**run.sh**
```bash
#!/bin/bash
# the make line also repeats each setting of config.mk as NAME=value (left out here)
make -C /OpenROAD-flow-scripts/flow DESIGN_CONFIG=/design/flow/config.mk WORK_HOME=/design/flow/orfs CLKGATE_MAP_FILE= finish
```
**config.mk**
```make
export PLATFORM = sky130hd
export DESIGN_NAME = top
export DESIGN_NICKNAME = top
export VERILOG_FILES = /design/flow/design.v
export SDC_FILE = /design/flow/constraint.sdc
export NUM_CORES = 4
export LEC_CHECK = 0
export ABC_AREA = 1
export CAP_MARGIN = 20
export CORE_MARGIN = 2
export CORE_UTILIZATION = 62
export PLACE_DENSITY = 0.6
export SLEW_MARGIN = 20
```
**constraint.sdc**
```tcl
create_clock -name core_clock -period 3.58 [get_ports {clk}]
set_input_delay 0.7160 -clock core_clock [delete_from_list [all_inputs] [get_ports {clk}]]
set_output_delay 0.7160 -clock core_clock [all_outputs]
set_load 0.01 [all_outputs]
```
**design.v**
```verilog
module gamma_mem (
    input logic [4:0] iter,
    output logic [15:0] gamma
);
    assign gamma =  (iter == 5'h0) ? 16'h8000 :
                    (iter == 5'h1) ? 16'h4b90 :
                    (iter == 5'h2) ? 16'h27ed :
                    (iter == 5'h3) ? 16'h1444 :
                    (iter == 5'h4) ? 16'h0a2c :
                    (iter == 5'h5) ? 16'h0517 :
                    (iter == 5'h6) ? 16'h028b :
                    (iter == 5'h7) ? 16'h0145 :
                    (iter == 5'h8) ? 16'h00a2 :
                    (iter == 5'h9) ? 16'h0051 :
                    (iter == 5'ha) ? 16'h0028 :
                    (iter == 5'hb) ? 16'h0014 :
                    (iter == 5'hc) ? 16'h000a :
                    (iter == 5'hd) ? 16'h0005 :
                    (iter == 5'he) ? 16'h0002 :
                    (iter == 5'hf) ? 16'h0001 : 
                                     16'h0000;
endmodule
module signed_lte (
    output logic out, 
    input logic [17:0] opA, 
    input logic [17:0] opB
    );
        assign out = opA[17] ? opB[17] ? opA <=  opB  
                                       : 1           
                             : opB[17] ? 0           
                                       : opA <= opB;  
endmodule
module cordic #(
    parameter D_WIDTH = 16,
    parameter Q_BITS  = 13
)(
    input  logic [15:0] theta,
    input  logic in_valid,
    output logic ready,
    output logic out_valid,
    output logic signed [15:0] sin,
    output logic signed [15:0] cos,
    input logic clk,
    input logic rstb
);
    localparam MAX_ITER = 16;
    reg [4:0] iter;
    reg [1:0] state;
    reg signed [17:0] theta_store;
    reg        [1 :0] domain;
    reg signed [17:0] theta_iter;
    reg signed [17:0] vec [1:0];
    wire [15:0] gamma_i;
    wire sigma;
    always @ (posedge clk or negedge rstb) begin
        if (!rstb) begin
            iter <= 0;
            state <= 0;
            vec[0] <= 18'hffff;
            vec[1] <= 18'h0;
            theta_store <= 18'h0;
            theta_iter  <= 18'h0;
            domain      <= 2'b00;
            ready <= 1;
            out_valid <= 0;
            sin <= 16'h0;
            cos <= 16'h0;
        end else begin
            case (state)
                0 : begin  
                        out_valid <= 0;
                        if (in_valid) begin
                            theta_store[15:0]   <=  (theta[15:14] == 2'b00) ? (theta << 2)             :
                                                    (theta[15:14] == 2'b01) ? (16'h7fff - theta) << 2  :
                                                    (theta[15:14] == 2'b10) ? (theta - 16'h7fff) << 2  :
                                                    (theta[15:14] == 2'b11) ? (16'hffff - theta) << 2  :
                                                    0;
                            domain              <= theta[15:14];
                            theta_store[17:16]  <= 0;
                            state               <= 1;
                            out_valid   <= 0;
                            ready       <= 0;
                            sin         <= 16'h0;
                            cos         <= 16'h0;
                        end
                    end
                1 : begin  
                    if (iter == MAX_ITER) begin
                        iter        <= 0;
                        theta_iter  <= 0;
                        cos     <=  (domain == 2'b00) || (domain == 2'b11)          ? 
                                    (vec[0] * 39797) >>> (17 + 15 - Q_BITS)         :
                                    ~((vec[0] * 39797) >>> (17 + 15 - Q_BITS)) + 1  ;
                        sin     <=  (domain == 2'b00) || (domain == 2'b01)          ? 
                                    (vec[1] * 39797) >>> (17 + 15 - Q_BITS)         :
                                    ~((vec[1] * 39797) >>> (17 + 15 - Q_BITS)) + 1  ;
                        vec[0]  <= 18'hffff;
                        vec[1]  <= 18'h0;
                        state       <= 0;
                        out_valid   <= 1;
                        ready       <= 1;
                    end else begin
                        iter        <=  iter + 1;
                        theta_iter  <=  (sigma)  ? 
                                            theta_iter + gamma_i    :
                                            theta_iter - gamma_i;
                        vec[0]      <=  (sigma)  ?
                                        vec[0] - ( (vec[1][17] ? ~(18'h3ffff >> iter) : 18'h0) | vec[1] >> iter)    :
                                        vec[0] + ( (vec[1][17] ? ~(18'h3ffff >> iter) : 18'h0) | vec[1] >> iter);
                        vec[1]      <=  (sigma)  ?
                                        vec[1] + ( (vec[0][17] ? ~(18'h3ffff >> iter) : 18'h0) | vec[0] >> iter)    :
                                        vec[1] - ( (vec[0][17] ? ~(18'h3ffff >> iter) : 18'h0) | vec[0] >> iter);
                    end
                end
                default : begin
                    iter <= 0;
                    state <= 0;
                    vec[0] <= 17'hffff;
                    vec[1] <= 17'h0;
                    theta_store <= 17'h0;
                    theta_iter  <= 17'h0;
                    ready <= 1;
                    out_valid <= 0;
                    sin <= 16'h0;
                    cos <= 16'h0;
                end
            endcase
        end
    end  
    gamma_mem gm0 (.iter(iter), .gamma(gamma_i));
    signed_lte slte0 (.out(sigma), .opA(theta_iter), .opB(theta_store));
endmodule
module mul #(
  parameter D_WIDTH = 19,
  parameter Q_BITS = 15
) (
  input logic clk,
  input logic signed [D_WIDTH-1:0] a, b,
  output logic signed [D_WIDTH-1:0] out
  );
logic signed [2*D_WIDTH-1:0] multiply;
assign multiply = a * b;
assign out = multiply >>> Q_BITS;
endmodule
module matmul_stage #(
  parameter D_WIDTH = 19,
  parameter Q_BITS = 15
) (
  input logic clk, rstb,
  input logic signed [D_WIDTH-1:0] a_in, b_in, c_in, d_in, e_in, f_in,
  input logic start,
  output logic signed [D_WIDTH-1:0] alpha, beta,
  output logic done
);
enum logic [2:0] {IDLE, MATH0, MATH1, MATH2, MATH3, MATH4, FINISH} state, next_state;
logic signed [D_WIDTH-1:0] a_pass, b_pass, out_pass;   
logic signed [D_WIDTH-1:0] a, a_c, b, b_c, c, c_c, d, d_c, e, e_c, f, f_c;   
logic signed [D_WIDTH-1:0] mult1, mult1_c, mult2, mult2_c;
logic signed [D_WIDTH-1:0] out1, out1_c, out2, out2_c;
mul #(
  .D_WIDTH(D_WIDTH),
  .Q_BITS(Q_BITS)
) mul_inst (
  .clk(clk),
  .a(a_pass),
  .b(b_pass),
  .out(out_pass)
);
always_ff @(posedge clk or negedge rstb) begin
  if (!rstb) begin
    a <= 0;
    b <= 0;
    c <= 0;
    d <= 0; 
    e <= 0;
    f <= 0;
    state <= IDLE;
    mult1 <= 0;
    mult2 <= 0;
    out1  <= 0;
    out2  <= 0;
  end else begin
    a <= a_c;
    b <= b_c;
    c <= c_c;
    d <= d_c;
    e <= e_c;
    f <= f_c;
    state <= next_state;
    mult1 <= mult1_c;
    mult2 <= mult2_c;
    out1  <= out1_c;
    out2  <= out2_c;
  end
end
always_comb begin
  a_c = a;
  b_c = b;
  c_c = c;
  d_c = d;
  e_c = e;
  f_c = f;
  next_state = state;
  mult1_c    = mult1;
  mult2_c    = mult2;
  out1_c     = out1;
  out2_c     = out2;
  a_pass = 0;
  b_pass = 0;
  alpha = 0;
  beta  = 0;
  done  = 0;
  case(state)
    IDLE: begin
      if(start) begin
        a_c = a_in;
        b_c = b_in;
        c_c = c_in;
        d_c = d_in;
        e_c = e_in;
        f_c = f_in;
        next_state = MATH0;
      end
    end
    MATH0: begin
      a_pass     = a;
      b_pass     = e;
      mult1_c    = out_pass;
      next_state = MATH1;
    end
    MATH1: begin
      a_pass     = b;
      b_pass     = f;
      mult2_c    = out_pass;
      next_state = MATH2;
    end
    MATH2: begin
      a_pass     = c;
      b_pass     = e;
      mult1_c    = out_pass;
      out1_c     = mult1 + mult2;
      next_state = MATH3;
    end
    MATH3: begin
      a_pass     = d;
      b_pass     = f;
      mult2_c    = out_pass;
      next_state = MATH4;
    end
    MATH4: begin
      out2_c     = mult1 + mult2;
      next_state = FINISH;
    end
    FINISH: begin
      alpha      = out1;
      beta       = out2;
      done       = 1;
      next_state = IDLE;
    end
  endcase;
end
endmodule
module matmul #(
  parameter D_WIDTH = 19,
  parameter Q_BITS = 15
) (
  input logic clk, rstb,
  input logic signed [D_WIDTH-1:0] a_in, b_in, sin_in, cos_in,
  input logic start,
  input logic [1:0] op_in,
  output logic signed [D_WIDTH-1:0] a_out, b_out,
  output logic done
);
localparam logic signed [D_WIDTH-1:0] one_div_sqrt_3 = 0.5773502692 * (2**Q_BITS);
localparam logic signed [D_WIDTH-1:0] two_div_sqrt_3 = 1.1547005384 * (2**Q_BITS);
localparam logic signed [D_WIDTH-1:0] neg_one_div_2 = -0.5 * (2**Q_BITS);
localparam logic signed [D_WIDTH-1:0] sqrt_3_div_2 = 0.8660254038 * (2**Q_BITS);
localparam logic signed [D_WIDTH-1:0] one_quantized = 1 * (2**Q_BITS);
logic signed [D_WIDTH-1:0] a_pass, b_pass, c_pass, d_pass, e_pass, f_pass;
logic signed [D_WIDTH-1:0] alpha_pass, beta_pass;
logic start_pass, done_pass;
logic signed [D_WIDTH-1:0] a, a_c, b, b_c, sin, sin_c, cos, cos_c;
logic [1:0] op, op_c;
enum logic [1:0] {IDLE, SET, WAIT} state, next_state;
matmul_stage #(
  .D_WIDTH(D_WIDTH),
  .Q_BITS(Q_BITS)
) matmul_stage_inst(
  .clk(clk),
  .rstb(rstb),
  .a_in(a_pass),
  .b_in(b_pass),
  .c_in(c_pass),
  .d_in(d_pass),
  .e_in(e_pass),
  .f_in(f_pass),
  .start(start_pass),
  .alpha(alpha_pass),
  .beta(beta_pass),
  .done(done_pass)
);
always_ff @(posedge clk or negedge rstb) begin
  if (!rstb) begin
    a     <= 0;
    b     <= 0;
    sin   <= 0;
    cos   <= 0;
    op    <= 0;
    state <= IDLE;
  end else begin
    a     <= a_c;
    b     <= b_c;
    sin   <= sin_c;
    cos   <= cos_c;
    op    <= op_c;
    state <= next_state;
  end
end
always_comb begin
  a_c   = a;
  b_c   = b;
  sin_c = sin;
  cos_c = cos;
  op_c  = op;
  next_state = state;
  start_pass = 0;
  a_pass = 0;
  b_pass = 0;
  c_pass = 0;
  d_pass = 0;
  e_pass = 0;
  f_pass = 0;
  done = 0;
  a_out = 0;
  b_out = 0;
  case(state)
    IDLE: begin
      if (start) begin
        a_c = a_in;
        b_c = b_in;
        sin_c = sin_in;
        cos_c = cos_in;
        op_c = op_in;
        next_state = SET;
      end
    end
    SET: begin
      start_pass = 1;
      next_state = WAIT;
      if(op[1]) begin  
        a_pass = cos;
        d_pass = cos;
        e_pass = a;
        f_pass = b;
        if(op[0]) begin  
          b_pass = -sin;
          c_pass = sin; 
        end else begin   
          b_pass = sin;
          c_pass = -sin;
        end
      end else begin   
        a_pass = one_quantized;
        b_pass = 0;
        e_pass = a;
        f_pass = b;
        if(op[0]) begin  
          c_pass = neg_one_div_2;
          d_pass = sqrt_3_div_2;
        end else begin  
          c_pass = one_div_sqrt_3;
          d_pass = two_div_sqrt_3;
        end
      end
    end
    WAIT: begin
      if (done_pass) begin
        a_out = alpha_pass;
        b_out = beta_pass;
        done  = 1;
        next_state = IDLE;
      end
    end
  endcase
end
endmodule
module mult #(
    parameter D_WIDTH = 16,
    parameter Q_BITS  = 13
) (
    input signed [D_WIDTH-1:0] a,
    input signed [D_WIDTH-1:0] b,
    output signed [D_WIDTH-1:0] out
);
    wire signed [2*D_WIDTH-1:0] out_full;
    assign out_full = a * b;
    assign out = out_full[D_WIDTH+Q_BITS-1 : Q_BITS];
endmodule
module pid #(
    parameter D_WIDTH = 16,
    parameter Q_BITS = 13
) (
    input logic                         clk,
    input logic                         rstb,
    input logic                         clear,
    input logic                         iterate_enable,
    input logic signed  [D_WIDTH-1:0]   kp,
    input logic signed  [D_WIDTH-1:0]   ki,
    input logic signed  [D_WIDTH-1:0]   target,
    input logic signed  [D_WIDTH-1:0]   measurement,
    output logic signed [D_WIDTH-1:0]   out,   
    output logic                        out_valid
);
    reg signed  [D_WIDTH-1:0]   mult_a, mult_b;
    wire signed [D_WIDTH-1:0]   mult_out;
    reg         [3:0]           state;
    reg signed  [D_WIDTH-1:0]   curr_error, prev_error;
    reg signed  [D_WIDTH-1:0]   curr_int,   prev_int;    
    always @ (posedge clk or negedge rstb) begin
        if (!rstb) begin
            state       <= 0;
            out         <= 0;
            out_valid   <= 0;
            curr_error  <= 0;
            curr_int    <= 0;
            prev_error  <= 0;
            prev_int    <= 0;
            mult_a      <= 0;
            mult_b      <= 0;
        end else if (clear) begin
            state       <= 0;
            out         <= 0;
            out_valid   <= 0;
            curr_error  <= 0;
            curr_int    <= 0;
            prev_error  <= 0;
            prev_int    <= 0;
            mult_a      <= 0;
            mult_b      <= 0;
        end else begin
            case (state)
                0 : begin  
                    out_valid <= 0;
                    if (iterate_enable) 
                        state <= 1;
                end
                1 : begin  
                    curr_error  <= target - measurement;  
                    mult_a      <= kp;
                    mult_b      <= target - measurement;
                    state <= 2;
                end
                2 : begin  
                    out         <= mult_out;  
                    curr_int    <= curr_error + prev_error;  
                    prev_error  <= curr_error;  
                    mult_a      <= ki;
                    mult_b      <= curr_error + prev_error;
                    state       <= 3;
                end
                3 : begin  
                    curr_int <= mult_out;  
                    state   <= 4;
                end
                4 : begin  
                    curr_int <= curr_int + prev_int;  
                    state   <= 5;
                end
                5 : begin  
                    prev_int    <= curr_int;  
                    out         <= out + curr_int;  
                    out_valid   <= 1;
                    state       <= 0;
                end
                default : begin  
                    state       <= 0;
                    out         <= 0;
                    out_valid   <= 0;
                    curr_error  <= 0;
                    curr_int    <= 0;
                    prev_error  <= 0;
                    prev_int    <= 0;
                    mult_a      <= 0;
                    mult_b      <= 0;
                end                
            endcase
        end
    end
    mult #(
        .D_WIDTH    (D_WIDTH),
        .Q_BITS     (Q_BITS)
    ) mult0 (
        .a      (mult_a),
        .b      (mult_b),
        .out    (mult_out)
    );
endmodule
module v_to_t #(
    parameter D_WIDTH = 16,
    parameter Q_BITS = 13
)(
    input logic [D_WIDTH - 1 : 0] v,
    input logic [D_WIDTH - 1 : 0] top,
    output logic [D_WIDTH - 1 : 0] t
);
    wire [    D_WIDTH - 1 : 0] diff;
    wire [2 * D_WIDTH - 1 : 0] t_long;
    assign diff = ({1'b0, {(D_WIDTH - 1){1'b1}}} - v);
    assign t_long = top * diff;
    assign t = t_long[2 * D_WIDTH - 1 : D_WIDTH];
endmodule
module svm #(
    parameter D_WIDTH = 16,
    parameter Q_BITS = 13
)(
    output logic pwmA, 
    output logic pwmB, 
    output logic pwmC, 
    output logic halt,
    input  logic [D_WIDTH - 1 : 0] vA, 
    input  logic [D_WIDTH - 1 : 0] vB, 
    input  logic [D_WIDTH - 1 : 0] vC, 
    input  logic [D_WIDTH - 1 : 0] periodTop,
    input  logic in_valid,
    output logic out_valid,
    input  logic clk, 
    input  logic rstb
);
    reg [2:0] state;
    reg [D_WIDTH - 1 : 0] counter;
    reg [D_WIDTH - 1 : 0] delta;
    reg rising, calc_ready;
    reg [D_WIDTH - 1 : 0] vA_store, vB_store, vC_store;
    reg [D_WIDTH - 1 : 0] tA, tB, tC;
    wire [D_WIDTH - 1 : 0] v_pass, t_pass;
    wire pwmA_c, pwmB_c, pwmC_c;
    assign v_pass = (state == 1) ? vA :
                    (state == 2) ? vB :
                    (state == 3) ? vC :
                    0;
    assign pwmA_c = calc_ready & (counter >= tA);
    assign pwmB_c = calc_ready & (counter >= tB);
    assign pwmC_c = calc_ready & (counter >= tC);
    assign halt = counter == 0;
    always @ (posedge clk or negedge rstb) begin
        if (!rstb) begin
            counter   <= 0;
            delta     <= 1;
            rising    <= 1;
            out_valid <= 0;
            state     <= 0;
            tA      <= 0;
            tB      <= 0;
            tC      <= 0;
            vA_store <= 0;
            vB_store <= 0;
            vC_store <= 0;
            pwmA    <= 0;
            pwmB    <= 0;
            pwmC    <= 0;
            calc_ready <= 0;
        end else begin
            case (state)
                0 : begin
                    out_valid <= 0;
                    if (in_valid) begin
                        state <= 1;
                        delta <= 1;
                        vA_store <= vA;
                        vB_store <= vB;
                        vC_store <= vC;
                    end
                end
                1 : begin
                    tA <= t_pass;
                    state <= 2;
                end
                2 : begin
                    tB <= t_pass;
                    state <= 3;
                end
                3 : begin
                    tC <= t_pass;
                    state <= 4;
                    calc_ready <= 1;
                end
                4 : begin
                    if (!rising & counter == 1) begin
                        counter     <= 0;
                        state       <= 0;
                        out_valid   <= 1;
                        calc_ready  <= 0;
                        pwmA    <= 0;
                        pwmB    <= 0;
                        pwmC    <= 0;
                    end
                    pwmA    <= pwmA_c;
                    pwmB    <= pwmB_c;
                    pwmC    <= pwmC_c;
                    counter <= counter + delta;
                    delta <=    rising ?    (counter == periodTop - 1)  ? ~delta + 1 : delta     
                                :
                                            (counter == 1)              ? ~delta + 1 : delta;    
                    rising <=   rising ?    (counter == periodTop - 1)  ? ~rising : rising     
                                :
                                            (counter == 1)              ? ~rising : rising;    
                end
                default : begin
                    counter   <= 0;
                    delta     <= 1;
                    rising    <= 1;
                    out_valid <= 0;
                    state     <= 0;
                    tA      <= 0;
                    tB      <= 0;
                    tC      <= 0;
                    vA_store <= 0;
                    vB_store <= 0;
                    vC_store <= 0;
                    pwmA    <= 0;
                    pwmB    <= 0;
                    pwmC    <= 0;
                    calc_ready <= 0;
                end
            endcase
        end
    end
    v_to_t #(
        .D_WIDTH (D_WIDTH)
    ) v2t0 (
        .v   (v_pass),
        .top (periodTop),
        .t   (t_pass)
    );
endmodule
module top #(
    parameter D_WIDTH = 16,
    parameter Q_BITS  = 13
)(
  input logic [D_WIDTH - 1 : 0] angle_in,
  input logic signed [D_WIDTH - 1 : 0] currA_in,
  input logic signed [D_WIDTH - 1 : 0] currB_in,
  input logic signed [D_WIDTH - 1 : 0] currC_in,
  input logic signed [D_WIDTH - 1 : 0] currT_in,
  input logic        [D_WIDTH - 1 : 0] periodTop,
  output logic pwmA_out,
  output logic pwmB_out,
  output logic pwmC_out,
  input logic signed [D_WIDTH - 1 : 0]  kpd, kpq,
  input logic signed [D_WIDTH - 1 : 0]  kid, kiq,
  input logic clear_pid,
  input  logic clk,
  input  logic rstb,
  input  logic valid,
  output logic ready
);
  reg [         15 : 0] angle_r;
  reg [D_WIDTH - 1 : 0] currA_r;
  reg [D_WIDTH - 1 : 0] currB_r;
  reg [D_WIDTH - 1 : 0] currC_r;
  reg [D_WIDTH - 1 : 0] currT_r;
  reg [         15 : 0] periodTop_r;
  reg [4:0]             state;
  reg  [D_WIDTH - 1 : 0] a_in_matmul;
  reg  [D_WIDTH - 1 : 0] b_in_matmul;
  reg  [1:0]             op_in_matmul;
  wire [D_WIDTH - 1 : 0] a_out_matmul;
  wire [D_WIDTH - 1 : 0] b_out_matmul;
  reg [D_WIDTH - 1 : 0] c_out_calc;
  reg [D_WIDTH - 1 : 0] park_d_r, park_q_r;
  reg [D_WIDTH - 1 : 0] va_r, vb_r;
  wire    cordic_out_valid;
  wire    matmul_out_valid;
  wire    pid_d_out_valid;
  wire    pid_q_out_valid;
  wire    svm_out_valid;
  reg     cordic_done;
  reg     clarke_done;
  reg     pid_d_done;
  reg     pid_q_done;
  wire    [         15 : 0] sin, cos;
  wire    [D_WIDTH - 1 : 0] pid_d_out, pid_q_out;
  reg     start_cordic;
  reg     start_matmul;
  reg     start_PID;
  reg     start_svm;
  always @(posedge clk or negedge rstb) begin
    if (!rstb) begin
      angle_r       <= 0;
      currA_r       <= 0;
      currB_r       <= 0;
      currC_r       <= 0;
      currT_r       <= 0;
      periodTop_r   <= 0;
      state         <= 0;
      ready         <= 1;
      start_cordic  <= 0;
      start_matmul  <= 0;
      start_PID     <= 0;
      start_svm     <= 0;
      clarke_done   <= 0;
      cordic_done   <= 0;
      pid_d_done    <= 0;
      pid_q_done    <= 0;
      a_in_matmul   <= 0;
      b_in_matmul   <= 0;
      op_in_matmul  <= 0;
      c_out_calc    <= 0;
      park_d_r      <= 0;
      park_q_r      <= 0;
      va_r          <= 0;
      vb_r          <= 0;
    end else begin
      case (state)
        0 : begin  
          if (valid) begin
            angle_r     <= angle_in;
            currA_r     <= currA_in;
            currB_r     <= currB_in;
            currC_r     <= currC_in;
            currT_r     <= currT_in;
            periodTop_r <= periodTop[15:0];
            state <= 1;
            ready <= 0;
            op_in_matmul  <= 0;
            a_in_matmul   <= currA_in;
            b_in_matmul   <= currB_in;
            start_cordic  <= 1;
            start_matmul  <= 1;
          end
        end
        1 : begin  
          start_cordic  <= 0;
          start_matmul  <= 0;
          if  ((clarke_done      && cordic_out_valid) || 
               (cordic_done      && matmul_out_valid) || 
               (matmul_out_valid && cordic_out_valid)) begin
            clarke_done <= 0;
            cordic_done <= 0;
            op_in_matmul  <= 2;
            a_in_matmul   <= a_out_matmul;
            b_in_matmul   <= b_out_matmul;
            start_matmul <= 1;
            state <= 2;
          end else begin
            clarke_done <= matmul_out_valid ? 1 : clarke_done;
            cordic_done <= cordic_out_valid ? 1 : cordic_done;
          end
        end
        2 : begin  
          start_matmul <= 0;
          if (matmul_out_valid) begin
            park_d_r  <= a_out_matmul;
            park_q_r  <= b_out_matmul;
            start_PID <= 1;
            state <= 3;
          end
        end
        3 : begin  
          start_PID <= 0;
          if (pid_d_out_valid) begin
            op_in_matmul  <= 3;
            a_in_matmul   <= pid_d_out;
            b_in_matmul   <= pid_q_out;
            start_matmul <= 1;
            state <= 4;
          end
        end
        4 : begin  
          start_matmul  <= 0;
          if (matmul_out_valid) begin
            op_in_matmul  <= 1;
            a_in_matmul   <= a_out_matmul;
            b_in_matmul   <= b_out_matmul;
            start_matmul <= 1;
            state <= 5;
          end
        end
        5 : begin  
          start_matmul  <= 0;
          if (matmul_out_valid) begin
            c_out_calc <= - a_out_matmul - b_out_matmul;
            va_r       <= a_out_matmul;
            vb_r       <= b_out_matmul;
            start_svm <= 1;
            state <= 6;
          end
        end
        6 : begin  
          start_svm <= 0;
          if (svm_out_valid) begin
            state <= 0;
            ready <= 1;
          end
        end
        default : begin  
          angle_r       <= 0;
          currA_r       <= 0;
          currB_r       <= 0;
          currC_r       <= 0;
          currT_r       <= 0;
          periodTop_r   <= 0;
          state         <= 0;
          ready         <= 1;
          start_cordic  <= 0;
          start_matmul  <= 0;
          start_PID     <= 0;
          start_svm     <= 0;
          clarke_done   <= 0;
          cordic_done   <= 0;
          a_in_matmul   <= 0;
          b_in_matmul   <= 0;
          op_in_matmul  <= 0;
          c_out_calc    <= 0;
        end
      endcase
    end
  end
    matmul #(
    .D_WIDTH  (D_WIDTH),
    .Q_BITS   (Q_BITS)
  ) matmul0 (
    .clk     (clk),
    .rstb    (rstb),
    .a_in    (a_in_matmul),
    .b_in    (b_in_matmul),
    .sin_in  (sin),
    .cos_in  (cos),
    .start   (start_matmul),
    .op_in   (op_in_matmul),
    .a_out   (a_out_matmul),
    .b_out   (b_out_matmul),
    .done    (matmul_out_valid)
  );
  svm #(
    .D_WIDTH    (D_WIDTH),
    .Q_BITS     (Q_BITS)
  ) svm0 (
    .pwmA       (pwmA_out), 
    .pwmB       (pwmB_out), 
    .pwmC       (pwmC_out), 
    .halt       (),
    .vA         (va_r), 
    .vB         (vb_r), 
    .vC         (c_out_calc), 
    .periodTop  (periodTop_r),
    .in_valid   (start_svm),
    .out_valid  (svm_out_valid),
    .clk        (clk), 
    .rstb       (rstb)
  );
  cordic #(
    .D_WIDTH  (D_WIDTH),
    .Q_BITS   (Q_BITS)
  ) cordic0 (
    .theta      (angle_r),
    .in_valid   (start_cordic),
    .ready      (),
    .out_valid  (cordic_out_valid),
    .sin        (sin),
    .cos        (cos),
    .clk        (clk),
    .rstb       (rstb)
  );
  pid #(
    .D_WIDTH    (D_WIDTH),
    .Q_BITS     (Q_BITS)
  ) pid_d (
    .clk            (clk),
    .rstb           (rstb),
    .clear          (clear_pid),
    .iterate_enable (start_PID),
    .kp             (kpd),
    .ki             (kid),
    .target         (16'b0),
    .measurement    (park_d_r),
    .out            (pid_d_out),
    .out_valid      (pid_d_out_valid)        
  );
  pid #(
    .D_WIDTH    (D_WIDTH),
    .Q_BITS     (Q_BITS)
  ) pid_q (
    .clk            (clk),
    .rstb           (rstb),
    .clear          (clear_pid),
    .iterate_enable (start_PID),
    .kp             (kpq),
    .ki             (kiq),
    .target         (currT_r),
    .measurement    (park_q_r),
    .out            (pid_q_out),
    .out_valid      (pid_q_out_valid)        
  );
endmodule
```
==> results of run 1 <==
==> per-stage QoR <==
stage                     cell area [sq um]  hold WS [ps]  setup slack (ps)  setup TNS [ps]
after floorplan                      105000           374             -2210         -314920
after global placement               119000           451             -2590         -418920
after detailed placement             119000           452             -2660         -434500
after CTS                            125000           423             -2460         -408860
after global routing                 127000           451             -2810         -479010
final                                127000           429             -2530         -423800
==> repair_timing <==
action | in CTS | in global routing
cloned | 7 | 4
setup endpoints to repair | 218 | 225
resized | 571 | 351
endpoints found under the hold margin | 26 | 0
pin swaps | 263 | 164
setup buffers | 102 | 65
hold buffers | 1 | 0
==> area by class of cell <==
type                            count  area share, %
Timing Repair Buffer             1890           12.5
Clock inverter                     59          0.672
Inverter                         2725           8.14
Timing Repair inverter              3         0.0157
Clock buffer                      126           2.19
Antenna cell                        5        0.00982
Multi-Input combinational cell   9138           57.6
Sequential cell                   846           16.7
Tap cell                         2175           2.14
==> layer usage <==
metal | routed length, um | GRT usage (%) | share of wire [%] | up-vias
met4 | 22800 | 22.1 | 6.8 | 10
li1 | - | - | - | 44100
met1 | 127000 | 49.8 | 38 | 46600
met2 | 157000 | 66.4 | 47 | 4309
met3 | 26800 | 6.39 | 8.0 | 1126
met5 | 63 | 0 | 0.019 | -
==> flow_summary.ini, run 1 <==
; flow metrics
[status]
outcome = finished with violations
violations = setup timing

[finish]
utilization_pct = 78.5
fill_cells = 11200
layout.cells.non_filler = 17000
finalNetCount = 16900
logic_area_sq_um = 73400
seqCellArea_sq_um = 21300
areaGrowthSynthToFinish_pct = 26.1

[job]
tool_warnings = 74
drv_cap = 0

[timing]
hold_viol = 0
grt_setup_unrepaired = true
tightestPinTransition_ps = 996
fmax_mhz = 164
min_period_ps = 6110
setup_viol_count_final = 220
maxSlewViolCount = 0
setup_ws_ps = -2530
slew_headroom_pct = 33.5
fin_crit_sh_pct = 171
finClkSkew_ps = 27.5

[global_route]
grt_usage_pct = 39.9
antenna_found_initial = 8
overflow = 0
grt_pass1_vias = 100000
grt_max_degree = 103
grt_first_pass_wirelength_um = 528000

[logic_synthesis]
topCellsByArea = fa_1 24%, dfrtp_1 20%, nand2_1 11%
synthFlopType = dfrtp_1
ys_types = 77
edf_count = 0
mux_area_share_pct = 0.0111
ys_chip_area_sq_um = 101000
synth_warnings = 11
syn_area_per_cell_sq_um = 7.69
ys_cells = 13100
synth_area_sq_um = 101000
synth_top_area_share_pct = 23.5
ys_ff = 846
yosysTopAreaCell = fa_1
ys_top_cells_by_count = 3044 x nand2_1, 2670 x inv_1, 1188 x fa_1, 948 x o21ai_0, 893 x ha_1
simple_gate_share_pct = 19.8
synthCells = 13100
synth_seq_share_pct = 21.0
top_cell = nand2_1
adder_share_pct = 34.6
topCombFamilyByArea = adder cells
async_reset_ff_share_pct = 100
aoi_share_pct = 11.1
ys_sh_xor_pct = 1.66
synthesis.nets = 15400

[placed_design]
place_inst = 16600
dp_hpwl_um = 264000
place_congestion = 1.03
io_buffers = 151

[clocking]
clkSinkCount = 846
h-tree-depth = 3
path_clk_slew_ps = 70
cts_tree = yes
numCtsBuffers = 99
cts_buffer_depth = 3
clk_latency_ps = 770
cts_root_buffer = clkbuf_16

[power]
comb_power_w = 0.0277
leakage_nw = 67.4
power_frac_comb_pct = 56.9
p_per_area_nw_per_um2 = 382
pwr-share-seq_pct = 19.7
pg_clk_w = 0.0114
p_seq_w = 0.00960
p_switching_w = 0.0199
clockPowerShare_pct = 23.4
p_int_w = 0.0288
sw_frac_of_total_pct = 40.9
fin_total_pwr_w = 0.0487
power_top_consumer = combinational logic
irDropWorstVdd_mv = 2.33

[detailed_routing]
vias = 96100
drcViolationCount = 0
first_pass_iters = 7
drt-vias-per-instance = 5.67
antenna_left = 0
routed_wl_um = 333000
drtIter0Drc = 8843
wl_per_cell_um = 19.6

[critical_path]
startpoint_type = flop
reg2regPathDepth = 24
required_ps = 4230
r2r_setup_slack_ps = -2530
cp.depth = 24
reg2reg_from = svm0.state[2]$_DFF_PN0_
critPathKind = reg -> reg
path_cells = buf_4 -> a21oi_1 -> o21ai_1 -> o21ai_1 -> buf_4 -> buf_4 -> buf_4 -> nand2_1 -> fa_1 -> fa_1 -> fa_1 -> fa_1 -> inv_1 -> fa_1 -> ha_1 -> ha_1 -> a21oi_1 -> inv_1 -> a31oi_1 -> o31ai_1 -> a31oi_4 -> nand3_2 -> nand3_1 -> o21ai_1
worstPathMaxFanout = 9
crit-reg2reg-capture = svm0.tA[12]$_DFFE_PN0N_
max_stage_delay_ps = 570
crit_start = svm0.state[2]$_DFF_PN0_
worstSetupEndpointType = flop
critical_path.top_delay_family = adder cells
slowest_stage = fa_1
worst-path-buf-inv = 6
crit_end = svm0.tA[12]$_DFFE_PN0N_
crit_top_cell = fa_1
worst_ep_arrival_time_ps = 6770

[floorplanning]
core_area_sq_um = 162000
rows = 148
die-area_sq_um = 166000
fp_util_pct = 62.3
die_w_um = 408
io_pins = 168
die_h_um = 408

[hold_path]
hold_path_class = in -> async
==> run 2, diff against run 1 <==
ABC_AREA = 0   (was 1)
CELL_PAD_IN_SITES_DETAIL_PLACEMENT = 0   (was default)
CORE_ASPECT_RATIO = 1.04   (was default)
CORE_UTILIZATION = 72   (was 62)
MAX_ROUTING_LAYER = met5   (was default)
MIN_ROUTING_LAYER = met1   (was default)
PLACE_DENSITY = 0.35   (was 0.6)
SETUP_SLACK_MARGIN = 1.11   (was default)
clock period = 6.69 ns   (was 3.58 ns; I/O delays follow)
==> run 2 against run 1 <==
  * The layout still fails its checks (setup timing)
  * Global-route usage increased by 0.48 points
  * Highest routed layer unchanged
  * Largest cell class unchanged
  * Fmax decreased by 14%
  * Setup slack better by 2100 ps
  * Design area decreased by 14%
  * Count of clock-buffer cells in the layout grew 12
  * First-iteration DRC count shrank 14%
  * Total power fell by 76%
  * Critical path depth is 8 higher
==> flow_summary.ini, run 2 <==
; flow metrics
[clocking]
path_clk_slew_ps = 60
cts_root_buffer = clkbuf_16
cts_buffer_depth = 3
clk_latency_ps = 730
cts_tree = yes
clkSinkCount = 846
numCtsBuffers = 94
hold_buffers = 0
h-tree-depth = 3

[logic_synthesis]
synth_area_sq_um = 94600
ys_sh_xor_pct = 3.98
synthCells = 10300
synthFlopType = dfrtp_1
simple_gate_share_pct = 13.9
async_reset_ff_share_pct = 100
synth_top_area_share_pct = 25.1
synth_seq_share_pct = 22.4
adder_share_pct = 37.0
top_cell = inv_1
ys_types = 90
ys_chip_area_sq_um = 94600
ys_top_cells_by_count = 1722 x inv_1, 1564 x nand2_1, 1188 x fa_1, 893 x ha_1, 820 x dfrtp_1
aoi_share_pct = 11.4
synth_warnings = 11
ys_cells = 10300
synthesis.nets = 12500
mux_area_share_pct = 2.74
topCombFamilyByArea = adder cells
edf_count = 0
ys_ff = 846
topCellsByArea = fa_1 25%, dfrtp_1 22%, ha_1 12%
syn_area_per_cell_sq_um = 9.19
yosysTopAreaCell = fa_1

[timing]
tightestPinTransition_ps = 1080
finClkSkew_ps = 35.0
hold_viol = 0
hold_ws_ps = 472
maxSlewViolCount = 0
slew_headroom_pct = 27.4
setup_ws_ps = -445
fmax_mhz = 140
fin_crit_sh_pct = 107
min_period_ps = 7140
setup_viol_count_final = 60
grt_setup_unrepaired = true

[power]
pwr-share-seq_pct = 44.6
clockPowerShare_pct = 48.0
p_seq_w = 0.00512
comb_power_w = 0.000854
p_per_area_nw_per_um2 = 106
irDropWorstVdd_mv = 0.182
sw_frac_of_total_pct = 24.8
p_switching_w = 0.00285
pg_clk_w = 0.00552
leakage_nw = 54.0
power_frac_comb_pct = 7.4
power_top_consumer = the clock network
fin_total_pwr_w = 0.0115
p_int_w = 0.00865

[detailed_routing]
drt-vias-per-instance = 6.22
vias = 78000
wl_per_cell_um = 22.0
antenna_left = 0
first_pass_iters = 13
drcViolationCount = 0
routed_wl_um = 276000
drtIter0Drc = 7620

[critical_path]
reg2regPathDepth = 32
startpoint_type = flop
crit_start = svm0.state[4]$_DFF_PN0_
r2r_setup_slack_ps = -450
critical_path.top_delay_family = adder cells
crit-reg2reg-capture = svm0.tC[9]$_DFFE_PN0N_
worstPathMaxFanout = 8
worst-path-buf-inv = 9
worstSetupEndpointType = flop
required_ps = 7340
slowest_stage = fa_1
reg2reg_from = svm0.state[4]$_DFF_PN0_
cp.depth = 32
max_stage_delay_ps = 530
worst_ep_arrival_time_ps = 7780
crit_top_cell = fa_1
critPathKind = reg -> reg
crit_end = svm0.tC[9]$_DFFE_PN0N_

[status]
outcome = finished with violations
violations = setup timing

[finish]
fill_cells = 7382
finalNetCount = 13000
logic_area_sq_um = 68500
areaGrowthSynthToFinish_pct = 15.2
seqCellArea_sq_um = 21300

[placed_design]
dp_hpwl_um = 200000
place_congestion = 0.973
io_buffers = 151

[global_route]
overflow = 0
grt_max_degree = 159
grt_usage_pct = 40.4
grt_first_pass_wirelength_um = 431000
antenna_found_initial = 3
grt_pass1_vias = 81800

[floorplanning]
rows = 135
fp_util_pct = 72.6
die-area_sq_um = 134000
io_pins = 168
die_h_um = 374
core_area_sq_um = 130000
die_w_um = 359

[hold_path]
hold_path_class = reg -> reg
whs_endpoint = matmul0.state[0]$_DFF_PN1_
hold_depth = 1
min-delay-start = start_matmul$_DFFE_PN0P_

[job]
tool_warnings = 80
drv_cap = 0
-- run 2: area by class of cell --
class / instances / share of cell area [%]
Timing Repair Buffer: 807 / 6.61
Sequential cell: 846 / 19.6
Tap cell: 1712 / 1.97
Clock buffer: 138 / 2.57
Antenna cell: 1 / 0.00230
Multi-Input combinational cell: 7275 / 62.9
Inverter: 1729 / 5.97
Clock inverter: 40 / 0.441
-- run 2: layer usage --
layer / GRT usage [%] / wire [um] / vias to the layer above
met5: 0 / 27 / -
met4: 20.8 / 17700 / 4
li1: - / - / 34100
met3: 6.85 / 23300 / 1171
met1: 50.0 / 100000 / 38700
met2: 68.5 / 134000 / 4000
-- run 2: stage by stage --
step                cell area, sq um  worst slack, ps  util, %  setup TNS [ps]  instances
finish                        109000             -445     83.6          -14700      12500
global route                  109000             -732     83.6          -30470      12500
CTS                           107000             -283     82.2           -6230      12500
detailed placement            101000             -528     77.5          -12360      12100
global placement              101000             -436     77.5           -8490      12100
floorplan                      96200             -223        -           -1010      10300
-- run 2: timing repair --
action / 4_1_cts / 5_1_grt
pin swaps: 238 / 236
resized: 349 / 277
setup endpoints to repair: 181 / 196
setup buffers: 153 / 91
gates cloned: 2 / 1
==> run 3, diff against run 2 <==
CAP_MARGIN = 10   (was 20)
PLACE_DENSITY = default   (was 0.35)
SETUP_SLACK_MARGIN = -0.48   (was 1.11)
clock period = 5.19 ns   (was 6.69 ns; I/O delays follow)
==> run 3 against run 2 <==
  * Still fails the layout checks on setup timing
  * Utilization increased by 3.5 points
  * Via count increased by 9.6%
  * Routed wire length increased by 16%
  * Design area increased by 4.2%
  * Flip-flop count unchanged
  * Synthesized cell count unchanged
  * Register-to-register slack got worse by 1700 ps
  * Count of clock-buffer cells in the layout decreased by 11
  * Total power increased by 33%
  * Synthesized area unchanged
  * Critical path type unchanged
==> flow_summary.ini, run 3 <==
; flow metrics
[status]
outcome = finished with violations
violations = setup timing

[logic_synthesis]
ys_types = 90
mux_area_share_pct = 2.74
synthesis.nets = 12500
topCellsByArea = fa_1 25%, dfrtp_1 22%, ha_1 12%
aoi_share_pct = 11.4
ys_top_cells_by_count = 1722 x inv_1, 1564 x nand2_1, 1188 x fa_1, 893 x ha_1, 820 x dfrtp_1
synth_area_sq_um = 94600
ys_cells = 10300
synthFlopType = dfrtp_1
synth_warnings = 11
ys_ff = 846
synthCells = 10300
adder_share_pct = 37.0
async_reset_ff_share_pct = 100
syn_area_per_cell_sq_um = 9.19
ys_chip_area_sq_um = 94600
simple_gate_share_pct = 13.9
topCombFamilyByArea = adder cells
ys_sh_xor_pct = 3.98
top_cell = inv_1
edf_count = 0
synth_seq_share_pct = 22.4
synth_top_area_share_pct = 25.1
yosysTopAreaCell = fa_1

[floorplanning]
fp_util_pct = 72.6
io_pins = 168
die-area_sq_um = 134000
rows = 135
die_w_um = 359
die_h_um = 374
core_area_sq_um = 130000

[timing]
maxSlewViolCount = 0
setup_viol_count_final = 195
min_period_ps = 7330
slew_headroom_pct = 14.3
tightestPinTransition_ps = 1280
grt_setup_unrepaired = true
fmax_mhz = 136
hold_ws_ps = 366
hold_viol = 0
finClkSkew_ps = 41.5
setup_ws_ps = -2140
tns_ps = -253150
fin_crit_sh_pct = 141

[power]
comb_power_w = 0.00119
power_frac_comb_pct = 7.8
p_per_area_nw_per_um2 = 134
sw_frac_of_total_pct = 25.5
p_int_w = 0.0114
pwr-share-seq_pct = 43.3
power_top_consumer = the clock network
irDropWorstVdd_mv = 0.256
clockPowerShare_pct = 48.9
pg_clk_w = 0.00747
p_switching_w = 0.00389
p_seq_w = 0.00660
leakage_nw = 57.0

[placed_design]
dp_hpwl_um = 217000
place_congestion = 0.984
io_buffers = 151

[clocking]
clk_latency_ps = 770
path_clk_slew_ps = 70
hold_buffers = 0
cts_buffer_depth = 3
clkSinkCount = 846
cts_tree = yes
h-tree-depth = 3
cts_root_buffer = clkbuf_16
numCtsBuffers = 94

[job]
tool_warnings = 74
drv_cap = 0

[global_route]
antenna_found_initial = 12
grt_first_pass_wirelength_um = 475000
overflow = 0
grt_usage_pct = 44.9
grt_max_degree = 122
grt_pass1_vias = 89700

[detailed_routing]
drt-vias-per-instance = 6.51
routed_wl_um = 321000
first_pass_iters = 14
drtIter0Drc = 11000
drcViolationCount = 0
antenna_left = 0
vias = 85500
wl_per_cell_um = 24.4

[critical_path]
worst_ep_arrival_time_ps = 7940
critical_path.top_delay_family = adder cells
crit-reg2reg-capture = cordic0.sin[9]$_DFFE_PN0P_
reg2reg_from = cordic0.vec[1][9]$_DFFE_PN0N_
reg2regPathDepth = 23
crit_top_cell = fa_1
r2r_setup_slack_ps = -2140
max_stage_delay_ps = 560
startpoint_type = flop
path_cells = buf_6 -> ha_4 -> inv_2 -> fa_1 -> inv_1 -> fa_1 -> inv_2 -> fa_2 -> fa_1 -> fa_1 -> inv_1 -> ha_1 -> and3_1 -> a221o_2 -> o31ai_4 -> a211oi_2 -> or3_4 -> a211oi_4 -> and2_4 -> mux2i_1 -> nand3_1 -> xnor2_2 -> o21ai_1
crit_end = cordic0.sin[9]$_DFFE_PN0P_
crit_start = cordic0.vec[1][9]$_DFFE_PN0N_
critPathKind = reg -> reg
worstSetupEndpointType = flop
worst-path-buf-inv = 5
slowest_stage = fa_2
cp.depth = 23
required_ps = 5800
worstPathMaxFanout = 5

[finish]
finalNetCount = 13600
areaGrowthSynthToFinish_pct = 20.0

[hold_path]
hold_path_class = in -> async
[run 3: timing repair]
action / CTS / global route
pin swaps: 266 / 201
cloned: 2 / 0
resized: 381 / 236
setup endpoints to repair: 174 / 188
setup buffers: 94 / 82
[run 3: through the flow]
step	instances	utilization, %	power [W]	cell area (sq um)	worst slack [ps]
floorplan	10300	-	0.00718	96200	-1720
global placement	12800	81.6	0.00770	106000	-2010
detailed placement	12800	81.6	0.00772	106000	-2200
CTS	13100	86.0	0.0151	112000	-1850
global route	13100	87.1	0.0156	113000	-2280
finish	13100	87.2	0.0153	114000	-2140
[run 3: final cells by class]
class                   instances  area [sq um]
multi-input cells            7275         68600
flip-flops and latches        846         21300
fillers                      6318         16700
repair buffers               1381         11600
inverters                    1729          6500
clock buffers                 127          2640
well taps                    1712          2140
clock inverters                51           748
diodes                         11          27.5
[run 3: metal layers]
layer	wire length, um	up-vias	share of wire, %	global-route usage, %
li1	-	35300	-	-
met4	31600	6	9.8	32.5
met3	33000	2340	10	8.92
met2	150000	6162	47	74.7
met5	47	-	0.015	0
met1	106000	41700	33	52.1
==> run 4, diff against run 3 <==
ABC_AREA = default   (was 0)
CAP_MARGIN = 5   (was 10)
CELL_PAD_IN_SITES_DETAIL_PLACEMENT = default   (was 0)
CORE_ASPECT_RATIO = default   (was 1.04)
CTS_CLUSTER_DIAMETER = 130   (was default)
MAX_ROUTING_LAYER = default   (was met5)
MIN_ROUTING_LAYER = default   (was met1)
PLACE_DENSITY = 0.65   (was default)
SETUP_SLACK_MARGIN = default   (was -0.48)
clock period = 6.51 ns   (was 5.19 ns; I/O delays follow)
==> run 4 against run 3 <==
  * The layout still fails its checks (setup timing)
  * Critical path depth up 1
  * Final cell count down 2.8%
  * Non-clock buffer count down 384
  * Routed wire length down 10%
  * Largest cell class unchanged
==> flow_summary.ini, run 4 <==
; flow metrics
[status]
outcome = finished with violations
violations = setup timing

[global_route]
antenna_found_initial = 6
overflow = 0
grt_max_degree = 164
grt_pass1_vias = 82700
grt_usage_pct = 40.8
grt_first_pass_wirelength_um = 435000

[detailed_routing]
first_pass_iters = 10
drtIter0Drc = 8514
drcViolationCount = 0
wl_per_cell_um = 22.6
drt-vias-per-instance = 6.25
antenna_left = 0
vias = 79900
routed_wl_um = 289000

[logic_synthesis]
ys_types = 90
synth_seq_share_pct = 22.4
simple_gate_share_pct = 13.9
synthFlopType = dfrtp_1
adder_share_pct = 37.0
mux_area_share_pct = 2.74
ys_cells = 10300
synthCells = 10300
topCombFamilyByArea = adder cells
edf_count = 0
aoi_share_pct = 11.4
top_cell = inv_1
yosysTopAreaCell = fa_1
synthesis.nets = 12500
ys_sh_xor_pct = 3.98
synth_top_area_share_pct = 25.1
topCellsByArea = fa_1 25%, dfrtp_1 22%, ha_1 12%
synth_warnings = 11
ys_chip_area_sq_um = 94600
async_reset_ff_share_pct = 100
ys_ff = 846
synth_area_sq_um = 94600
syn_area_per_cell_sq_um = 9.19
ys_top_cells_by_count = 1722 x inv_1, 1564 x nand2_1, 1188 x fa_1, 893 x ha_1, 820 x dfrtp_1

[finish]
seqCellArea_sq_um = 21300
logic_area_sq_um = 68200
areaGrowthSynthToFinish_pct = 16.7
finalNetCount = 13200
fill_cells = 7172
layout.cells.non_filler = 12800

[placed_design]
io_buffers = 151
dp_hpwl_um = 207000
place_inst = 12400
post-place-ws_ps = -796
place_congestion = 0.976

[power]
p_int_w = 0.00924
fin_total_pwr_w = 0.0123
irDropWorstVdd_mv = 0.228
p_per_area_nw_per_um2 = 111
p_seq_w = 0.00526
pg_clk_w = 0.00610
p_switching_w = 0.00303
power_frac_comb_pct = 7.4
sw_frac_of_total_pct = 24.7
clockPowerShare_pct = 49.7
power_top_consumer = the clock network
comb_power_w = 0.000905
leakage_nw = 55.0
pwr-share-seq_pct = 42.9

[hold_path]
hold_depth = 1
min-delay-start = start_matmul$_DFFE_PN0P_
whs_endpoint = matmul0.state[0]$_DFF_PN1_
hold_path_class = reg -> reg

[job]
drv_cap = 0
tool_warnings = 80

[clocking]
clkSinkCount = 846
numCtsBuffers = 96
clk_latency_ps = 740
cts_tree = yes
hold_buffers = 0
cts_buffer_depth = 3
cts_root_buffer = clkbuf_16
h-tree-depth = 3
path_clk_slew_ps = 60

[floorplanning]
die_h_um = 366
io_pins = 168
fp_util_pct = 72.8
rows = 132
core_area_sq_um = 130000
die-area_sq_um = 134000
die_w_um = 366

[critical_path]
critPathKind = reg -> reg
cp.depth = 24
reg2reg_from = cordic0.vec[0][5]$_DFFE_PN1N_
crit_end = cordic0.cos[10]$_DFFE_PN0P_
path_cells = ha_1 -> fa_1 -> inv_1 -> fa_1 -> inv_1 -> fa_1 -> inv_1 -> fa_1 -> inv_1 -> fa_2 -> ha_1 -> a21o_1 -> a211oi_2 -> o21ai_1 -> a211o_1 -> buf_6 -> buf_6 -> xnor2_4 -> ha_4 -> nor2b_4 -> nand2b_4 -> o21ai_2 -> xor2_2 -> o21ai_1
critical_path.top_delay_family = adder cells
worst_ep_arrival_time_ps = 7830
worstPathMaxFanout = 5
startpoint_type = flop
reg2regPathDepth = 24
required_ps = 7090
worstSetupEndpointType = flop
max_stage_delay_ps = 670
worst-path-buf-inv = 6
crit-reg2reg-capture = cordic0.cos[10]$_DFFE_PN0P_
r2r_setup_slack_ps = -730
crit_start = cordic0.vec[0][5]$_DFFE_PN1N_
slowest_stage = dfstp_2

[timing]
fin_crit_sh_pct = 111
fmax_mhz = 138
slew_headroom_pct = 19.3
tns_ps = -35500
setup_ws_ps = -733
hold_ws_ps = 454
finClkSkew_ps = 34.2
setup_viol_count_final = 90
grt_setup_unrepaired = true
hold_viol = 0
maxSlewViolCount = 0
tightestPinTransition_ps = 1210
min_period_ps = 7240
## run 4: repair_timing
| item | CTS | global route |
|---|---|---|
| resized | 249 | 469 |
| gates cloned | 3 | 5 |
| setup endpoints to repair | 124 | 135 |
| pin swaps | 124 | 303 |
| buffers inserted | 55 | 105 |
## run 4: layer usage
layer	part of all wire [%]	global-route usage [%]	wire [um]
met5	0.0073	0	21
met4	7.2	20.0	20900
met3	9.4	7.77	27100
met2	48	68.4	138000
met1	36	51.0	103000
## run 4: through the flow
step                utilization [%]  area [sq um]
finish                         84.9        110000
global route                   84.9        110000
CTS                            82.8        108000
detailed placement             78.8        102000
global placement               78.8        102000
floorplan                         -         95000
## run 4: final cells by class
cell class | count | share of cell area [%]
multi-input combinational | 7275 | 61.7
sequential | 846 | 19.3
timing repair buffer | 997 | 7.96
inverter | 1729 | 5.89
clock buffer | 130 | 2.48
tap | 1742 | 1.97
clock inverter | 49 | 0.693
antenna | 1 | 0.00227
==> run 5, diff against run 4 <==
CAP_MARGIN = 20   (was 5)
CORE_UTILIZATION = 70   (was 72)
CTS_CLUSTER_DIAMETER = 28   (was 130)
CTS_CLUSTER_SIZE = 37   (was default)
MAX_ROUTING_LAYER = met4   (was default)
PLACE_DENSITY = 0.6   (was 0.65)
SETUP_SLACK_MARGIN = 1.14   (was default)
clock period = 8.08 ns   (was 6.51 ns; I/O delays follow)
==> run 5 against run 4 <==
  * The run now finishes clean
  * Synthesized cell count unchanged
  * Clock skew increased by 27 ps
  * Die size grew 2.8%
  * Sequential power decreased by 19%
  * Synthesized area unchanged
  * Largest power group unchanged
  * Critical path type unchanged
  * Largest cell class unchanged
  * Hold slack better by 16 ps
  * Design area down 1.3%
  * Combinational power down 26%
  * Critical endpoint is now svm0.tC[14]$_DFFE_PN0N_
  * Clock power rose by 48%
  * Utilization fell by 3.5 points
  * Flip-flop count unchanged
==> flow_summary.ini, run 5 <==
; flow metrics
[placed_design]
place_inst = 11900
place_congestion = 0.972
io_buffers = 151
place_area_sq_um = 98100
dp_hpwl_um = 199000

[power]
p_seq_w = 0.00426
pg_clk_w = 0.00904
clockPowerShare_pct = 64.7
p_per_area_nw_per_um2 = 128
irDropWorstVdd_mv = 0.211
sw_frac_of_total_pct = 23.3
comb_power_w = 0.000667
power_top_consumer = the clock network
power_frac_comb_pct = 4.8
leakage_nw = 54.0
p_int_w = 0.0107
pwr-share-seq_pct = 30.5
p_switching_w = 0.00326

[detailed_routing]
routed_wl_um = 278000
drtIter0Drc = 7868
drcViolationCount = 0
drt-vias-per-instance = 6.20
vias = 77400
wl_per_cell_um = 22.3
first_pass_iters = 12
antenna_left = 0

[floorplanning]
die-area_sq_um = 138000
fp_util_pct = 70.7
io_pins = 168
die_h_um = 372
rows = 134
die_w_um = 372
core_area_sq_um = 134000

[logic_synthesis]
synthesis.nets = 12500
edf_count = 0
topCombFamilyByArea = adder cells
simple_gate_share_pct = 13.9
adder_share_pct = 37.0
synth_seq_share_pct = 22.4
synthFlopType = dfrtp_1
ys_ff = 846
topCellsByArea = fa_1 25%, dfrtp_1 22%, ha_1 12%
syn_area_per_cell_sq_um = 9.19
ys_chip_area_sq_um = 94600
ys_types = 90
synthCells = 10300
async_reset_ff_share_pct = 100
synth_top_area_share_pct = 25.1
mux_area_share_pct = 2.74
top_cell = inv_1
synth_warnings = 11
ys_top_cells_by_count = 1722 x inv_1, 1564 x nand2_1, 1188 x fa_1, 893 x ha_1, 820 x dfrtp_1
aoi_share_pct = 11.4
yosysTopAreaCell = fa_1
ys_sh_xor_pct = 3.98
synth_area_sq_um = 94600
ys_cells = 10300

[critical_path]
reg2reg_from = svm0.state[2]$_DFF_PN0_
worstSetupEndpointType = flop
r2r_setup_slack_ps = 790
crit_top_cell = fa_1
worstPathMaxFanout = 8
critical_path.top_delay_family = adder cells
startpoint_type = flop
worst-path-buf-inv = 7
reg2regPathDepth = 28
crit_end = svm0.tC[14]$_DFFE_PN0N_
required_ps = 8770
crit_start = svm0.state[2]$_DFF_PN0_
crit-reg2reg-capture = svm0.tC[14]$_DFFE_PN0N_
max_stage_delay_ps = 580
worst_ep_arrival_time_ps = 7980
slowest_stage = fa_2
cp.depth = 28
critPathKind = reg -> reg

[hold_path]
min-delay-start = matmul0.matmul_stage_inst.mult2[12]$_DFFE_PN0N_
whs_endpoint = matmul0.matmul_stage_inst.mult2[12]$_DFFE_PN0N_
hold_path_class = reg -> reg
hold_depth = 2

[job]
tool_warnings = 79
drv_cap = 0

[timing]
fmax_mhz = 137
tightestPinTransition_ps = 1190
min_period_ps = 7290
maxSlewViolCount = 0
hold_viol = 0
tns_ps = 0
grt_setup_unrepaired = true
setup_viol_count_final = 0
slew_headroom_pct = 20.5
hold_ws_ps = 470
fin_crit_sh_pct = 90.3
finClkSkew_ps = 61.4

[finish]
areaGrowthSynthToFinish_pct = 15.2
layout.cells.non_filler = 12500
finalNetCount = 12800
fin_area_sq_um = 109000
utilization_pct = 81.4

[clocking]
cts_root_buffer = clkbuf_16
path_clk_slew_ps = 50
clk_latency_ps = 830
h-tree-depth = 4
cts_tree = yes
cts_buffer_depth = 3
clkSinkCount = 846
numCtsBuffers = 202
hold_buffers = 0

[global_route]
grt_usage_pct = 41.9
grt_first_pass_wirelength_um = 438000
overflow = 0
grt_max_degree = 160
antenna_found_initial = 1
grt_pass1_vias = 81800

[status]
outcome = finished clean
## run 5: per-layer routing
| layer | wire length [um] | up-vias | part of all wire, % | global-route usage (%) |
|---|---|---|---|---|
| li1 | - | 33800 | - | - |
| met1 | 104000 | 38600 | 37 | 51.1 |
| met2 | 133000 | 3983 | 48 | 67.0 |
| met3 | 23700 | 1028 | 8.5 | 6.69 |
| met4 | 17600 | 0 | 6.3 | 22.8 |
| met5 | 0 | - | 0 | - |
## run 5: cell type report
cell class,count,area (sq um)
Clock inverter,129,2090
Multi-Input combinational cell,7278,66900
Fill cell,8187,24800
Clock buffer,250,5520
Antenna cell,2,5.00
Sequential cell,846,21300
Timing Repair Buffer,490,4420
Tap cell,1768,2210
Inverter,1729,6500
## run 5: through the flow
step / worst slack (ps) / total power [W]
5_1_grt: 619 / 0.0143
2_1_floorplan: 1140 / 0.00460
4_1_cts: 1040 / 0.0139
3_5_place_dp: 67.6 / 0.00491
3_3_place_gp: 266 / 0.00489
6_report: 785 / 0.0140
## run 5: what timing repair did
item,4_1_cts,5_1_grt
buffers inserted,92,78
pin swaps,69,106
cloned,5,1
setup endpoints to repair,121,109
resized,214,238
==> run 6, diff against run 5 <==
ABC_AREA = 1   (was default)
CELL_PAD_IN_SITES_GLOBAL_PLACEMENT = 1   (was default)
CORE_ASPECT_RATIO = 0.56   (was default)
CORE_UTILIZATION = 40   (was 70)
CTS_CLUSTER_DIAMETER = default   (was 28)
CTS_CLUSTER_SIZE = default   (was 37)
GPL_ROUTABILITY_DRIVEN = 0   (was default)
HOLD_SLACK_MARGIN = 0.04   (was default)
MAX_ROUTING_LAYER = default   (was met4)
PLACE_DENSITY = default   (was 0.6)
PLACE_DENSITY_LB_ADDON = 0.08   (was default)
SETUP_SLACK_MARGIN = 2.38   (was 1.14)
TNS_END_PERCENT = 10   (was default)
clock period = 10.0 ns   (was 8.08 ns; I/O delays follow)
==> run 6 against run 5 <==
  * Via count is 12% higher
  * Routed wire length grew 24%
  * Fmax increased by 0.19%
  * Setup slack improved by 1900 ps
  * Still clean
  * Clock power down 57%
  * Critical path depth decreased by 1
  * Critical path type unchanged
  * Count of clock-buffer cells in the layout decreased by 128
  * Flip-flop count unchanged
==> flow_summary.ini, run 6 <==
; flow metrics
[status]
outcome = finished clean

[placed_design]
io_buffers = 151
dp_hpwl_um = 281000

[power]
pg_clk_w = 0.00388
pwr-share-seq_pct = 25.0
p_seq_w = 0.00344
power_frac_comb_pct = 46.8
irDropWorstVdd_mv = 0.415
clockPowerShare_pct = 28.2
sw_frac_of_total_pct = 44.6
comb_power_w = 0.00643
p_int_w = 0.00762
p_switching_w = 0.00614
p_per_area_nw_per_um2 = 125
power_top_consumer = combinational logic
leakage_nw = 58.1

[clocking]
h-tree-depth = 3
cts_tree = yes
path_clk_slew_ps = 60
clkSinkCount = 846
numCtsBuffers = 94
cts_root_buffer = clkbuf_16
hold_buffers = 0
clk_latency_ps = 750
cts_buffer_depth = 3

[floorplanning]
fp_util_pct = 40.4
die_w_um = 675
rows = 137
io_pins = 168
die-area_sq_um = 257000
core_area_sq_um = 250000
die_h_um = 380

[logic_synthesis]
synthCells = 13100
ys_chip_area_sq_um = 101000
mux_area_share_pct = 0.0111
synthFlopType = dfrtp_1
edf_count = 0
ys_top_cells_by_count = 3044 x nand2_1, 2670 x inv_1, 1188 x fa_1, 948 x o21ai_0, 893 x ha_1
yosysTopAreaCell = fa_1
ys_sh_xor_pct = 1.66
synth_area_sq_um = 101000
topCombFamilyByArea = adder cells
ys_ff = 846
synth_top_area_share_pct = 23.5
top_cell = nand2_1
topCellsByArea = fa_1 24%, dfrtp_1 20%, nand2_1 11%
ys_types = 77
simple_gate_share_pct = 19.8
adder_share_pct = 34.6
synth_seq_share_pct = 21.0
synth_warnings = 11
aoi_share_pct = 11.1
synthesis.nets = 15400
syn_area_per_cell_sq_um = 7.69
ys_cells = 13100
async_reset_ff_share_pct = 100

[timing]
min_period_ps = 7280
hold_viol = 0
setup_viol_count_final = 0
fin_crit_sh_pct = 72.8
tns_ps = 0
fmax_mhz = 137
tightestPinTransition_ps = 1080
finClkSkew_ps = 46.8
slew_headroom_pct = 27.6
grt_setup_unrepaired = false
maxSlewViolCount = 0

[global_route]
grt_max_degree = 153
antenna_found_initial = 12
overflow = 0
grt_first_pass_wirelength_um = 537000
grt_usage_pct = 27.1
grt_pass1_vias = 85800

[job]
tool_warnings = 76
drv_cap = 0

[detailed_routing]
vias = 86800
routed_wl_um = 346000
drt-vias-per-instance = 5.26
antenna_left = 0
first_pass_iters = 6
wl_per_cell_um = 21.0
drcViolationCount = 0
drtIter0Drc = 8270

[critical_path]
crit_start = svm0.state[2]$_DFF_PN0_
worstSetupEndpointType = flop
crit-reg2reg-capture = svm0.tC[4]$_DFFE_PN0N_
crit_end = svm0.tC[4]$_DFFE_PN0N_
startpoint_type = flop
required_ps = 10560
reg2regPathDepth = 27
slowest_stage = xnor2_1
worst-path-buf-inv = 9
worst_ep_arrival_time_ps = 7840
critPathKind = reg -> reg
worstPathMaxFanout = 18
r2r_setup_slack_ps = 2720
critical_path.top_delay_family = adder cells
max_stage_delay_ps = 650
reg2reg_from = svm0.state[2]$_DFF_PN0_
cp.depth = 27

[hold_path]
hold_path_class = reg -> reg
hold_depth = 0
min-delay-start = matmul0.matmul_stage_inst.state[1]$_DFF_PN0_
whs_endpoint = matmul0.matmul_stage_inst.state[5]$_DFF_PN0_

[finish]
finalNetCount = 15300
logic_area_sq_um = 68000
areaGrowthSynthToFinish_pct = 8.61
fill_cells = 25400
seqCellArea_sq_um = 21200
utilization_pct = 43.9
## run 6: metrics by stage
| step | std cells | setup WS (ps) | power, W | hold WS (ps) | instance area (sq um) |
|---|---|---|---|---|---|
| floorplan | 13100 | 3570 | 0.00736 | 349 | 101000 |
| finish | 16500 | 2720 | 0.0138 | 420 | 110000 |
| detailed placement | 16300 | 1780 | 0.00963 | 455 | 106000 |
| global route | 16500 | 2410 | 0.0146 | 424 | 110000 |
| global placement | 16300 | 1780 | 0.00965 | 455 | 106000 |
| CTS | 16500 | 2330 | 0.0136 | 472 | 110000 |
## run 6: metal layers
layer,part of all wire [%],vias to the layer above,GRT usage (%)
met5,0,-,0
met4,1.4,0,3.82
met3,7.8,260,4.18
met2,37,2831,35.5
met1,53,43000,46.2
li1,-,40800,-
## run 6: cell type report
class / count / share of cell area, %
well taps: 3336 / 3.80
clock buffers: 122 / 2.38
flip-flops and latches: 846 / 19.3
multi-input cells: 9132 / 62.0
inverters: 2725 / 9.35
clock inverters: 52 / 0.643
repair buffers: 300 / 2.48
diodes: 2 / 0.00456
## run 6: what timing repair did
action | 4_1_cts | 5_1_grt
resized | 18 | 20
buffers inserted | 0 | 9
endpoints found under the setup margin | 73 | 57
pin swaps | 0 | 1
gates cloned | 0 | 0
==> run 7, diff against run 6 <==
ABC_AREA = default   (was 1)
CELL_PAD_IN_SITES_GLOBAL_PLACEMENT = default   (was 1)
CORE_ASPECT_RATIO = default   (was 0.56)
CORE_UTILIZATION = 72   (was 40)
GPL_ROUTABILITY_DRIVEN = default   (was 0)
HOLD_SLACK_MARGIN = default   (was 0.04)
PLACE_DENSITY = 0.68   (was default)
PLACE_DENSITY_LB_ADDON = default   (was 0.08)
SETUP_SLACK_MARGIN = -0.37   (was 2.38)
TNS_END_PERCENT = default   (was 10)
clock period = 4.9 ns   (was 10.0 ns; I/O delays follow)
==> run 7 against run 6 <==
  * The layout now fails its checks (setup timing)
  * Die size down 48%
  * Synthesized cell count down 22%
  * Setup slack worse by 5900 ps
  * Fmax down 9.8%
  * Critical endpoint is now matmul0.matmul_stage_inst.mult1[15]$_DFFE_PN0N_
==> flow_summary.ini, run 7 <==
; flow metrics
[logic_synthesis]
synthesis.nets = 12500
adder_share_pct = 37.0
synth_top_area_share_pct = 25.1
ys_types = 90
synthCells = 10300
synth_seq_share_pct = 22.4
topCellsByArea = fa_1 25%, dfrtp_1 22%, ha_1 12%
synth_warnings = 11
top_cell = inv_1
async_reset_ff_share_pct = 100
syn_area_per_cell_sq_um = 9.19
edf_count = 0
mux_area_share_pct = 2.74
synth_area_sq_um = 94600
ys_sh_xor_pct = 3.98
ys_top_cells_by_count = 1722 x inv_1, 1564 x nand2_1, 1188 x fa_1, 893 x ha_1, 820 x dfrtp_1
ys_chip_area_sq_um = 94600
ys_ff = 846
ys_cells = 10300
yosysTopAreaCell = fa_1
simple_gate_share_pct = 13.9
synthFlopType = dfrtp_1
topCombFamilyByArea = adder cells
aoi_share_pct = 11.4

[power]
pg_clk_w = 0.00752
p_per_area_nw_per_um2 = 137
p_int_w = 0.0116
leakage_nw = 57.7
comb_power_w = 0.00121
p_seq_w = 0.00699
power_top_consumer = the clock network
irDropWorstVdd_mv = 0.307
pwr-share-seq_pct = 44.5
sw_frac_of_total_pct = 26.0
clockPowerShare_pct = 47.9
p_switching_w = 0.00408
power_frac_comb_pct = 7.7
fin_total_pwr_w = 0.0157

[timing]
fin_crit_sh_pct = 165
min_period_ps = 8070
slew_headroom_pct = 18.9
fmax_mhz = 124
maxSlewViolCount = 0
finClkSkew_ps = 41.3
setup_viol_count_final = 201
hold_ws_ps = 224
grt_setup_unrepaired = true
setup_ws_ps = -3170
hold_viol = 0
tightestPinTransition_ps = 1210

[detailed_routing]
drcViolationCount = 0
antenna_left = 0
first_pass_iters = 13
drtIter0Drc = 11300
vias = 86200
routed_wl_um = 327000
drt-vias-per-instance = 6.50
wl_per_cell_um = 24.7

[job]
tool_warnings = 71
drv_cap = 0

[critical_path]
path_cells = or2_4 -> buf_6 -> buf_4 -> buf_4 -> a22oi_2 -> buf_4 -> nor2_2 -> fa_2 -> fa_1 -> inv_2 -> buf_4 -> buf_4 -> fa_1 -> fa_1 -> fa_1 -> fa_1 -> xnor2_1 -> xnor2_1 -> xnor2_1 -> xnor2_1 -> xnor2_1 -> xor2_1 -> a21oi_1
critPathKind = reg -> reg
max_stage_delay_ps = 740
r2r_setup_slack_ps = -3170
reg2reg_from = matmul0.matmul_stage_inst.state[4]$_DFF_PN0_
reg2regPathDepth = 23
startpoint_type = flop
worstPathMaxFanout = 20
slowest_stage = xnor2_1
worst-path-buf-inv = 7
crit_end = matmul0.matmul_stage_inst.mult1[15]$_DFFE_PN0N_
required_ps = 5500
worstSetupEndpointType = flop
crit-reg2reg-capture = matmul0.matmul_stage_inst.mult1[15]$_DFFE_PN0N_
worst_ep_arrival_time_ps = 8680
cp.depth = 23
critical_path.top_delay_family = adder cells
crit_start = matmul0.matmul_stage_inst.state[4]$_DFF_PN0_

[global_route]
antenna_found_initial = 4
overflow = 0
grt_max_degree = 103
grt_usage_pct = 44.5
grt_first_pass_wirelength_um = 475000
grt_pass1_vias = 90300

[status]
violations = setup timing
outcome = finished with violations

[clocking]
numCtsBuffers = 92
cts_root_buffer = clkbuf_16
cts_tree = yes
h-tree-depth = 3
clk_latency_ps = 770
cts_buffer_depth = 3
path_clk_slew_ps = 80
clkSinkCount = 846

[floorplanning]
rows = 132
core_area_sq_um = 130000
io_pins = 168
fp_util_pct = 72.8
die-area_sq_um = 134000
die_h_um = 366
die_w_um = 366

[placed_design]
io_buffers = 151
dp_hpwl_um = 218000
place_congestion = 0.985

[finish]
areaGrowthSynthToFinish_pct = 21.3
finalNetCount = 13700

[hold_path]
hold_path_class = in -> async
-- run 7: timing repair --
action	in CTS	in global routing
endpoints found under the hold margin	0	0
cloned	1	1
endpoints found under the setup margin	185	200
setup buffers	110	109
resized	330	377
pin swaps	190	292
hold buffers	0	0
-- run 7: layout make-up --
class / count / area, sq um
clock buffers: 126 / 2640
inverters: 1729 / 6500
diodes: 1 / 2.50
clock inverters: 45 / 510
well taps: 1742 / 2180
repair buffers: 1490 / 12600
multi-input cells: 7274 / 69000
flip-flops and latches: 846 / 21300
fillers: 5921 / 15200
-- run 7: metal layers --
metal	track usage (%)	routed length, um	vias to the layer above
met5	0.605	156	-
met4	29.6	32400	8
met3	8.64	36400	2460
met2	74.2	151000	6340
met1	52.7	107000	41900
li1	-	-	35500
-- run 7: metrics by stage --
step | TNS [ps] | instance area [sq um] | utilization (%) | worst slack, ps | std cells
6_report | -315930 | 115000 | 88.3 | -3170 | 13300
5_1_grt | -346700 | 115000 | 88.3 | -3160 | 13300
4_1_cts | -253750 | 112000 | 86.5 | -1990 | 13200
3_5_place_dp | -276700 | 107000 | 82.3 | -2260 | 12900
3_3_place_gp | -243920 | 107000 | 82.3 | -2080 | 12900
2_1_floorplan | -177600 | 96300 | - | -2010 | 10300
Power is estimated from default activity; no workload was simulated.
